==> flow/design.v (excerpt) <==
module synth_top(
    input clk,
    input rst,
    input btnL,
    input [15:0] sw,
    output [3:0] led,
	output pmod_1,	 
	output pmod_2,	 
	output pmod_4	 
    );
export LEC_CHECK = 0
export ABC_AREA = 1
export CAP_MARGIN = 20
export CORE_ASPECT_RATIO = 0.89
export CORE_MARGIN = 10
export CORE_UTILIZATION = 36
export MAX_ROUTING_LAYER = met5
export SETUP_SLACK_MARGIN = 5.0
export SLEW_MARGIN = 20
create_clock -name core_clock -period 100.0 [get_ports {clk}]
run.sh (not shown) runs the stock make flow with config.mk's settings and CLKGATE_MAP_FILE=.
Change:
Settings changed: ABC_AREA 1 to unset, CELL_PAD_IN_SITES_GLOBAL_PLACEMENT set to 0, CORE_ASPECT_RATIO 0.89 to 0.78, CORE_MARGIN 10 to 2, CORE_UTILIZATION 36 to 39, CTS_CLUSTER_DIAMETER set to 385, GPL_TIMING_DRIVEN set to 0, MAX_ROUTING_LAYER met5 to unset, MIN_ROUTING_LAYER set to met1, PLACE_DENSITY set to 0.37, SETUP_SLACK_MARGIN 5.0 to -2.0, TNS_END_PERCENT set to 15.
Worst hold slack degrades by 0.010 ns.
Via count goes down by a few percent.
Fmax drops by roughly a tenth.
Die size fell by about a fifth.
Routed wire length went up by about a fifth.
Cell area came out lower slightly.
Clock-buffer cell count is higher by 14.
Cell count goes down by about a fifth.
Change:
Settings changed: ABC_AREA set to 1, CORE_MARGIN 2 to 10, CTS_CLUSTER_DIAMETER 385 to 292.
=>
- count of clock-buffer cells in the layout came out lower by 11
- final area came out higher by 1.4%
- global-route usage came out lower by 4.0 points
- via count came out higher by 1.8%
- synthesized area came out higher by 4.4%
- non-clock buffer count came out lower by 100
- die size came out higher by 14%
- routed wire length came out lower by 5.5%
- first-iteration DRC count came out lower by 5.5%


Starting RTL as in the previous note.
Settings: LEC_CHECK=0, ABC_AREA=1, CAP_MARGIN=10, CELL_PAD_IN_SITES_DETAIL_PLACEMENT=2, CELL_PAD_IN_SITES_GLOBAL_PLACEMENT=2, CORE_ASPECT_RATIO=1.55, CORE_MARGIN=5, CORE_UTILIZATION=24, CTS_CLUSTER_DIAMETER=351, GPL_ROUTABILITY_DRIVEN=1, HOLD_SLACK_MARGIN=0.21, MIN_ROUTING_LAYER=met1, PLACE_DENSITY=0.47, SETUP_SLACK_MARGIN=5.0, SLEW_MARGIN=20; clock period 105.0 ns.
The starting point finished clean.
Rerun with:
==> flow/config.mk (replaced) <==
export PLATFORM = sky130hd
export DESIGN_NAME = synth_top
export DESIGN_NICKNAME = synth_top
export VERILOG_FILES = /design/flow/design.v
export SDC_FILE = /design/flow/constraint.sdc
export NUM_CORES = 4
export LEC_CHECK = 0
export ABC_AREA = 1
export CAP_MARGIN = 20
export CORE_MARGIN = 2
export CORE_UTILIZATION = 72
export SLEW_MARGIN = 20
==> flow/constraint.sdc (replaced) <==
create_clock -name core_clock -period 107.0 [get_ports {clk}]
set_input_delay 21.4000 -clock core_clock [delete_from_list [all_inputs] [get_ports {clk}]]
set_output_delay 21.4000 -clock core_clock [all_outputs]
set_load 0.01 [all_outputs]
Effect: Non-clock buffer count decreases by 86; count of clock-buffer cells in the layout increases by 1; wire length decreases by about 40%; via count decreases by 4.6%; utilization increases by 49 points; setup slack degrades by 3900 ps; cell area decreases by 6.1%; synthesized cell count does not change.
Rerun with:
--- a/flow/config.mk
+++ b/flow/config.mk
@@ -11 +11,3 @@
-export CORE_UTILIZATION = 72
+export CORE_UTILIZATION = 70
+export CTS_CLUSTER_DIAMETER = 229
+export CTS_CLUSTER_SIZE = 40
==> flow/constraint.sdc (replaced) <==
create_clock -name core_clock -period 68.4 [get_ports {clk}]
set_input_delay 13.6800 -clock core_clock [delete_from_list [all_inputs] [get_ports {clk}]]
set_output_delay 13.6800 -clock core_clock [all_outputs]
set_load 0.01 [all_outputs]
This time the run failed in 5_1_grt (GRT-0116).
Synthesized cell count stays the same.
Die size is higher by 2.8%.
Area after synthesis does not change.
Rerun with:
--- a/flow/config.mk
+++ b/flow/config.mk
@@ -8 +7,0 @@
-export ABC_AREA = 1
@@ -11,3 +10 @@
-export CORE_UTILIZATION = 70
-export CTS_CLUSTER_DIAMETER = 229
-export CTS_CLUSTER_SIZE = 40
+export CORE_UTILIZATION = 40
==> flow/constraint.sdc (replaced) <==
create_clock -name core_clock -period 100.0 [get_ports {clk}]
set_input_delay 20.0000 -clock core_clock [delete_from_list [all_inputs] [get_ports {clk}]]
set_output_delay 20.0000 -clock core_clock [all_outputs]
set_load 0.01 [all_outputs]
After rerunning:
- The changed run passed the timing, DRC and antenna checks
- die area rose by well over a third
- synthesized cell count fell by about a fifth
- area after synthesis fell by a few percent


synth_top again, from the RTL that the note above started with.
==> flow/design.v (excerpt) <==
module synth_top(
    input clk,
    input rst,
    input btnL,
    input [15:0] sw,
    output [3:0] led,
	output pmod_1,	 
	output pmod_2,	 
	output pmod_4	 
    );
clock: 52.9 ns
lec_check: 0
cap_margin: 40
core_margin: 2
core_utilization: 44
cts_cluster_diameter: 383
gpl_routability_driven: 0
setup_slack_margin: 5.0
slew_margin: 20
The first run completed and failed the layout checks on setup timing.
Then changed:
Settings changed: ABC_AREA from default to 1, CAP_MARGIN 40 to 20, CORE_UTILIZATION 44 to 70, CTS_CLUSTER_DIAMETER 383 to default, GPL_ROUTABILITY_DRIVEN 0 to default, SETUP_SLACK_MARGIN 5.0 to default.
Clock period 52.9 ns to 89.9 ns, I/O delays scaled along.
Effect: This time the run ran to the end with no violations; setup slack is better by 38 ns; die size came out lower by a quarter to a third; final area came out lower by about a fifth; maximum frequency came out higher slightly; wire length came out lower by a quarter to a third; sequential share of layout area came out higher by 2.2 points; hold slack is better by 0.0071 ns.
Then changed:
Settings changed: CAP_MARGIN 20 to 40, CTS_CLUSTER_DIAMETER from default to 209, GPL_ROUTABILITY_DRIVEN from default to 1, SETUP_SLACK_MARGIN from default to 5.0.
Clock period 89.9 ns to 69.2 ns, I/O delays scaled along.
=> The changed run died in clock tree synthesis (4_1_cts) with DPL-0038. Die area is unchanged. Synthesized cell count is unchanged. Area after synthesis stays the same.
